Setup of run 1:
// ALU
module ALU(
    clk,
    rst_n,
    valid,
    ready,
    mode,
    in_A,
    in_B,
    out
);
Size in the first run: about 1800 cells after synthesis, ~110 flip-flops, ~130 I/O pins, about 11000 µm² of cells after synthesis.
clock: 6.13 ns
lec_check: 0
abc_area: 1
cap_margin: 20
core_margin: 2
core_utilization: 72
cts_cluster_diameter: 377
cts_cluster_size: 98
place_density: 0.39
slew_margin: 20
tns_end_percent: 10
run.sh (not shown) runs the stock make flow with config.mk's settings and CLKGATE_MAP_FILE=.
The inputs of run 2 differ from those of run 1 as listed below.
# run 1
export LEC_CHECK = 0
export ABC_AREA = 1
export CAP_MARGIN = 20
export CORE_MARGIN = 2
export CORE_UTILIZATION = 72
export CTS_CLUSTER_DIAMETER = 377
export CTS_CLUSTER_SIZE = 98
export PLACE_DENSITY = 0.39
export SLEW_MARGIN = 20
export TNS_END_PERCENT = 10
create_clock -name core_clock -period 6.13 [get_ports {clk}]
# run 2
export LEC_CHECK = 0
export ABC_AREA = 1
export CAP_MARGIN = 20
export CORE_MARGIN = 2
export CORE_UTILIZATION = 72
export CTS_CLUSTER_DIAMETER = 377
export CTS_CLUSTER_SIZE = 98
export PLACE_DENSITY = 0.39
export SETUP_SLACK_MARGIN = -0.34
export SLEW_MARGIN = 20
export TNS_END_PERCENT = 10
create_clock -name core_clock -period 5.05 [get_ports {clk}]
==> comparison <==
Both conditions hold for run 2: the flow ran to the end and the final layout passed the timing, DRC and antenna checks. There was hardly any difference in post-synthesis adder-cell area fraction between run 1 and run 2. Comparing run 1 and run 2, register-to-register slack is higher on run 1. Looking at total chip power across run 1 and run 2, the one that comes out higher is run 2. Sum of met3 wire segment lengths after detailed routing (run 1 / run 2): 0.875. Against run 1 as the reference, run 2 delivers a lower logic gate share of total power. Run 2 against run 1: final design area excluding fillers closely matched the old numbers, proportion of cell area spent on the clock network increased by 0.22 points relative to the old numbers, slack of the critical path decreased by 1.08 ns relative to the old numbers, worst-case hold slack decreased by 0.018 ns relative to the old numbers. | total wirelength of the detailed-routed design | run 2 vs run 1 | ≈ equal |. The multi-input gate share of the layout cell area on run 1 is in line with that on run 2.
diff inputs: run 2 => run 3
# run 2
export LEC_CHECK = 0
export ABC_AREA = 1
export CAP_MARGIN = 20
export CORE_MARGIN = 2
export CORE_UTILIZATION = 72
export CTS_CLUSTER_DIAMETER = 377
export CTS_CLUSTER_SIZE = 98
export PLACE_DENSITY = 0.39
export SETUP_SLACK_MARGIN = -0.34
export SLEW_MARGIN = 20
export TNS_END_PERCENT = 10
create_clock -name core_clock -period 5.05 [get_ports {clk}]
# run 3
export LEC_CHECK = 0
export ABC_AREA = 1
export CAP_MARGIN = 20
export CORE_MARGIN = 2
export CORE_UTILIZATION = 72
export SLEW_MARGIN = 20
create_clock -name core_clock -period 3.48 [get_ports {clk}]
## What came out
Going from run 2 to run 3, the total routed wirelength was found to have gone up by about 3.4%. Diff run 2 and run 3: detailed placer's ending HPWL lower in run 2. Run 3 — clock skew 0.0035 ns lower, run 2 as reference. Summary: with run 2 as the reference, non-clock buffer count in run 3 moved up by more than 10%. Against run 2, run 3 reports a net switching power that is higher. Delta (run 3 minus run 2): maximum vdd drop increased 45%; clock share of power shrank by 1.2 points. Comparing run 2 and run 3, the lower layout clock buffer count is on run 3.
Changes in run 4 relative to run 3:
# run 3
export LEC_CHECK = 0
export ABC_AREA = 1
export CAP_MARGIN = 20
export CORE_MARGIN = 2
export CORE_UTILIZATION = 72
export SLEW_MARGIN = 20
create_clock -name core_clock -period 3.48 [get_ports {clk}]
# run 4
export LEC_CHECK = 0
export CAP_MARGIN = 20
export CORE_MARGIN = 2
export CORE_UTILIZATION = 70
export CTS_CLUSTER_DIAMETER = 32
export CTS_CLUSTER_SIZE = 37
export SETUP_SLACK_MARGIN = 0.6
export SLEW_MARGIN = 20
create_clock -name core_clock -period 3.48 [get_ports {clk}]
==> results <==
Stage in which a tool error killed run 4: clock tree synthesis (4_1_cts).
Going from run 3 to run 4, final weighted congestion in routability-driven placement now sits lower, total cells reported by yosys after synthesis now sits lower.
Going from run 3 to run 4, the synthesized instance count was found to have gone down by 31%.
Looking at arithmetic-cell share of the synthesized area counting full adders, half adders and majority gates across run 3 and run 4, the one that comes out higher is run 4.
Delta (run 4 minus run 3): area share of and/or/nand/nor cells after synthesis lower, estimated wirelength of the detail-placed design down 5.9 mm, post-synth area from yosys stat shrank by 12%, complex-gate fraction of the synthesized area shows an increase of 18 points, placeable core area -1400 µm².
Summary of run 4 over run 3: die size went down; xor-xnor portion of the synthesized cell area went up.


Starting RTL as in the previous note.
export LEC_CHECK = 0
export ABC_AREA = 1
export CAP_MARGIN = 30
export CELL_PAD_IN_SITES_DETAIL_PLACEMENT = 1
export CELL_PAD_IN_SITES_GLOBAL_PLACEMENT = 1
export CORE_MARGIN = 2
export CORE_UTILIZATION = 20
export CTS_CLUSTER_DIAMETER = 55
export GPL_TIMING_DRIVEN = 0
export MAX_ROUTING_LAYER = met4
export PLACE_DENSITY = 0.81
export SLEW_MARGIN = 25
export TNS_END_PERCENT = 85
create_clock -name core_clock -period 4.58 [get_ports {clk}]
Next try:
ABC_AREA = unset   (was 1)
CAP_MARGIN = 20   (was 30)
CELL_PAD_IN_SITES_DETAIL_PLACEMENT = unset   (was 1)
CELL_PAD_IN_SITES_GLOBAL_PLACEMENT = unset   (was 1)
CORE_UTILIZATION = 22   (was 20)
CTS_CLUSTER_DIAMETER = unset   (was 55)
GPL_TIMING_DRIVEN = unset   (was 0)
MAX_ROUTING_LAYER = unset   (was met4)
PLACE_DENSITY = unset   (was 0.81)
SLEW_MARGIN = 20   (was 25)
TNS_END_PERCENT = unset   (was 85)
clock period = 11.9 ns   (was 4.58 ns; I/O delays follow)
Outcome:
- sequential share of layout area goes up by 2.8 points
- global-route usage goes down by 3.0 points
- power goes down by 64%
- wire length goes down by 30%
- final cell count goes down by 29%
- die size goes down by 20%
Next try:
CORE_UTILIZATION = 67   (was 22)
HOLD_SLACK_MARGIN = -0.09   (was unset)
SETUP_SLACK_MARGIN = -0.22   (was unset)
clock period = 2.9 ns   (was 11.9 ns; I/O delays follow)
Outcome:
- This time the run never finished: it broke off in 5_1_grt (GRT-0232)
- synthesized cell count is unchanged
- die size decreases by 66%
- synthesized area stays the same


lane 1:
The RTL this note starts from:
==> flow/design.v <==
module ALU(
    clk,
    rst_n,
    valid,
    ready,
    mode,
    in_A,
    in_B,
    out
);
    input         clk, rst_n;
    input         valid;
    input  [1:0]  mode;  
    output        ready;
    input  [31:0] in_A, in_B;
    output [63:0] out;
    parameter IDLE = 3'd0;
    parameter MUL  = 3'd1;
    parameter DIV  = 3'd2;
    parameter AND = 3'd3;
    parameter OR = 3'd4;
    parameter OUT  = 3'd5;
    reg  [ 2:0] state, state_nxt;
    reg  [ 4:0] counter, counter_nxt;
    reg  [63:0] shreg, shreg_nxt;
    reg  [31:0] alu_in, alu_in_nxt;
    reg  [32:0] alu_out;
    reg         ready;
    assign out = shreg;
    always @(*) begin
        if(state==OUT) ready = 1;
        else ready = 0;
    end
    always @(*) begin
        case(state)
            IDLE: begin
                if(!valid)                state_nxt = IDLE;
                else if(valid && mode==0) state_nxt = MUL;
                else if(valid && mode==1) state_nxt = DIV;
                else if(valid && mode==2) state_nxt = AND;
                else                      state_nxt = OR;
            end
            MUL : state_nxt = (counter==31) ? OUT : MUL;
            DIV : state_nxt = (counter==31) ? OUT : DIV;
            AND : state_nxt = OUT;
            OR  : state_nxt = OUT;
            OUT : state_nxt = IDLE;
            default : state_nxt = IDLE;
        endcase
    end
    always @(*) begin
        if(state==MUL && counter<31) begin
            counter_nxt = counter + 1;
        end
        else if(state==DIV && counter<31) begin
            counter_nxt = counter + 1;
        end
        else begin
            counter_nxt = 0;
        end
    end
    always @(*) begin
        case(state)
            IDLE: begin
                if (valid) begin
                    alu_in_nxt = in_B;
                end
                else begin
                    alu_in_nxt = 0;
                end
            end
            OUT : begin
                alu_in_nxt = 0;
            end
            default: begin
                alu_in_nxt = alu_in;
            end
        endcase
    end
    always @(*) begin
        case(state)
            IDLE: alu_out = 0;
            MUL : begin
                if(shreg[0]==1)
                    alu_out = alu_in + shreg[63:32];
                else
                    alu_out = shreg[63:32];
            end
            DIV : begin
                if(shreg[62:31]>=alu_in) begin
                    alu_out = shreg[62:31] - alu_in;
                end
                else begin 
                    alu_out = shreg[62:31];
                end
            end
            AND : alu_out = shreg[31:0] & alu_in;
            OR  : alu_out = shreg[31:0] | alu_in;
            OUT : alu_out = 0;
            default : alu_out = 0;
        endcase
    end
    always @(*) begin
        case(state)
            IDLE: begin
                if (valid) begin
                    shreg_nxt[31:0] = in_A;
                    shreg_nxt[63:32] = 32'b0;
                end
                else begin
                    shreg_nxt[31:0] = 0;
                    shreg_nxt[63:32] = 32'b0;
                end
            end
            MUL : begin
                shreg_nxt = {alu_out, shreg[31:1]};
            end
            DIV : begin
                shreg_nxt = {alu_out[31:0], shreg[30:0], (shreg[62:31]>=alu_in)};
            end
            AND : shreg_nxt = {31'b0, alu_out};
            OR  : shreg_nxt = {31'b0, alu_out};
            OUT :  
            shreg_nxt = shreg;
            default :  
            shreg_nxt = shreg;
        endcase
    end
    always @(posedge clk or negedge rst_n) begin
        if (!rst_n) begin
            state <= IDLE;
            counter <= 0;
            shreg <= 0;
            alu_in <= 0;
        end
        else begin
            state <= state_nxt;
            counter <= counter_nxt;
            shreg <= shreg_nxt;
            alu_in <= alu_in_nxt;
        end
    end
endmodule
export LEC_CHECK = 0
export CAP_MARGIN = 20
export CORE_MARGIN = 2
export CORE_UTILIZATION = 57
export CTS_CLUSTER_DIAMETER = 379
export CTS_CLUSTER_SIZE = 100
export SLEW_MARGIN = 20
create_clock -name core_clock -period 8.0 [get_ports {clk}]
In summary, lane 1 completed successfully, with a layout that passed the timing, DRC and antenna checks.
### lane 1 -> lane 2
diff --git a/flow/config.mk b/flow/config.mk
--- a/flow/config.mk
+++ b/flow/config.mk
@@ -8,6 +8,4 @@
 export CAP_MARGIN = 20
 export CORE_MARGIN = 2
-export CORE_UTILIZATION = 57
-export CTS_CLUSTER_DIAMETER = 379
-export CTS_CLUSTER_SIZE = 100
+export CORE_UTILIZATION = 67
 export SLEW_MARGIN = 20
==> flow/constraint.sdc <==
create_clock -name core_clock -period 3.37 [get_ports {clk}]
set_input_delay 0.6740 -clock core_clock [delete_from_list [all_inputs] [get_ports {clk}]]
set_output_delay 0.6740 -clock core_clock [all_outputs]
set_load 0.01 [all_outputs]
### Flow results
Lane 2 finished all stages; however, its layout fails the closing checks, the failures being negative setup slack.
Looking at initial standard-cell utilization of the core, lane 2 sits above lane 1.
Changes observed in lane 2 relative to lane 1: floorplan die area has decreased; later-pin clock latency in the skew report has remained practically unchanged.
Lane 2: final period utilization 51 points above lane 1
| largest stage delay on the critical path | lower: lane 2 |
Summary: wire length of the first global-routing pass, lane 2 worse than lane 1
Total power of lane 2 is higher than that of lane 1.
> inputs changed (lane 2 -> lane 3)
diff --git a/flow/config.mk b/flow/config.mk
--- a/flow/config.mk
+++ b/flow/config.mk
@@ -9,3 +9,6 @@
 export CORE_MARGIN = 2
 export CORE_UTILIZATION = 67
+export CTS_CLUSTER_DIAMETER = 28
+export CTS_CLUSTER_SIZE = 26
+export SETUP_SLACK_MARGIN = 0.48
 export SLEW_MARGIN = 20
==> results <==
- Lane 3 did not finish; a tool error ended it in 5_1_grt.
- Reported for lane 2 and lane 3, floorplan die width turned out identical to the last digit.
- Lane 3 and lane 2 ended up with roughly the same area fraction in xor and xnor cells.
- Summary of lane 3 over lane 2: post-place setup slack shows an increase of 0.0037 ns; area reported by Yosys stat shows no meaningful change.
The following lists how lane 4 was set up differently from lane 3:
==> flow/config.mk <==
export PLATFORM = sky130hd
export DESIGN_NAME = ALU
export DESIGN_NICKNAME = ALU
export VERILOG_FILES = /design/flow/design.v
export SDC_FILE = /design/flow/constraint.sdc
export NUM_CORES = 4
export LEC_CHECK = 0
export CAP_MARGIN = 20
export CORE_ASPECT_RATIO = 0.5
export CORE_MARGIN = 2
export CORE_UTILIZATION = 72
export SLEW_MARGIN = 20
==> flow/constraint.sdc <==
create_clock -name core_clock -period 8.0 [get_ports {clk}]
set_input_delay 1.6000 -clock core_clock [delete_from_list [all_inputs] [get_ports {clk}]]
set_output_delay 1.6000 -clock core_clock [all_outputs]
set_load 0.01 [all_outputs]
--- outcome ---
Lane 4 completed end to end with timing, DRC and antenna clean.
As of lane 4, chip footprint had fallen by a few percent compared to lane 3.
Lane 3 -> lane 4: number of hold buffers added after cts delta 0, exact match
Compared with lane 3, in lane 4 die height fell by 39 µm; final RePlAce weighted congestion rose by 0.029; standard cell core area fell by 7.0%; synthesis-stage register bit count stayed essentially flat.
What lane 5 does differently from lane 4 at the input level:
diff --git a/flow/config.mk b/flow/config.mk
--- a/flow/config.mk
+++ b/flow/config.mk
@@ -6,7 +6,10 @@
 export NUM_CORES = 4
 export LEC_CHECK = 0
+export ABC_AREA = 1
 export CAP_MARGIN = 20
 export CORE_ASPECT_RATIO = 0.5
 export CORE_MARGIN = 2
 export CORE_UTILIZATION = 72
+export CTS_CLUSTER_DIAMETER = 394
+export CTS_CLUSTER_SIZE = 100
 export SLEW_MARGIN = 20
==> flow/constraint.sdc <==
create_clock -name core_clock -period 3.48 [get_ports {clk}]
set_input_delay 0.6960 -clock core_clock [delete_from_list [all_inputs] [get_ports {clk}]]
set_output_delay 0.6960 -clock core_clock [all_outputs]
set_load 0.01 [all_outputs]
Notes after the runs:
The higher number of tap cells inserted came out of lane 5. Of lane 4 and lane 5, the run reporting the higher placed instance area was lane 5. Taking lane 4 as the reference, in lane 5 initial detailed-routing violation count went up by about 18%; final instance area went up by about 13%. [lane 5] met1 track demand over resource rose 1.7 points relative to lane 4. For storage element area, lane 4 and lane 5 come out practically identical. Lane 5 against lane 4: sum of met2 wire segment lengths after detailed routing grew by about 18%; met3 global-route usage grew by 10 points.


RTL: the design.v shown in full above, as it stands there.
==> flow/config.mk <==
export PLATFORM = sky130hd
export DESIGN_NAME = ALU
export DESIGN_NICKNAME = ALU
export VERILOG_FILES = /design/flow/design.v
export SDC_FILE = /design/flow/constraint.sdc
export NUM_CORES = 4
export LEC_CHECK = 0
export CAP_MARGIN = 20
export CELL_PAD_IN_SITES_DETAIL_PLACEMENT = 0
export CELL_PAD_IN_SITES_GLOBAL_PLACEMENT = 1
export CORE_MARGIN = 2
export CORE_UTILIZATION = 45
export SETUP_SLACK_MARGIN = 0.61
export SLEW_MARGIN = 20
==> flow/constraint.sdc <==
create_clock -name core_clock -period 2.36 [get_ports {clk}]
set_input_delay 0.4720 -clock core_clock [delete_from_list [all_inputs] [get_ports {clk}]]
set_output_delay 0.4720 -clock core_clock [all_outputs]
set_load 0.01 [all_outputs]
The baseline reached the layout checks and failed them: negative setup slack.
Next try:
- CELL_PAD_IN_SITES_DETAIL_PLACEMENT: 0 -> unset
- CELL_PAD_IN_SITES_GLOBAL_PLACEMENT: 1 -> unset
- CORE_UTILIZATION: 45 -> 57
- CTS_CLUSTER_SIZE: unset -> 98
- SETUP_SLACK_MARGIN: 0.61 -> unset
- clock period: 2.36 -> 6.13 ns (I/O delays scaled with it)
Result: This time the run completed without violations. Non-clock buffer count falls by 379. Combinational power falls by 80%. Wire length falls by 23%. Register-to-register slack improves by 2.9 ns. Core utilization falls by 6.8 points. Synthesized cell count stays the same. Setup slack improves by 2.9 ns. Sequential cell count is unchanged. Count of clock-buffer cells in the layout is unchanged.
Next try:
- CORE_UTILIZATION: 57 -> 40
- CTS_CLUSTER_SIZE: 98 -> unset
- clock period: 6.13 -> 4.05 ns (I/O delays scaled with it)
Effect: The new run finished clean; final area goes up by 2.9%; wire length went up by 7.0%; combinational power increases by 59%; via count decreases by 1.7%; final cell count went up by 7.8%; sequential share of layout area falls by 0.65 points.
Next try:
- CORE_UTILIZATION: 40 -> 70
- CTS_CLUSTER_DIAMETER: unset -> 32
- CTS_CLUSTER_SIZE: unset -> 37
- clock period: 4.05 -> 2.87 ns (I/O delays scaled with it)
- The changed run did not get past 4_1_cts, error DPL-0038
- synthesized cell count does not change
- die size is lower by well over a third
- area after synthesis is unchanged
Next try:
- CORE_UTILIZATION: 70 -> 40
- CTS_CLUSTER_DIAMETER: 32 -> unset
- CTS_CLUSTER_SIZE: 37 -> unset
- clock period: 2.87 -> 8.0 ns (I/O delays scaled with it)
What happened:
- The new run went through all stages and came out clean
- synthesized cell count is unchanged
- synthesized area does not change
- die area came out higher by 72%
Next try:
- CORE_ASPECT_RATIO: unset -> 0.5
- CORE_UTILIZATION: 40 -> 69
- TNS_END_PERCENT: unset -> 5
=>
- The new run completed without violations
- register-to-register slack degrades by 0.39 ns
- hold slack stays flat
- count of clock-buffer cells in the layout climbs by 3
- first-iteration DRC count climbs by well over a third
- wire length drops by a few percent
- setup slack degrades by 0.39 ns
- critical path depth climbs by 1
- clock power drops slightly
Power figures rest on the tool's default switching activity, not on a simulated workload.
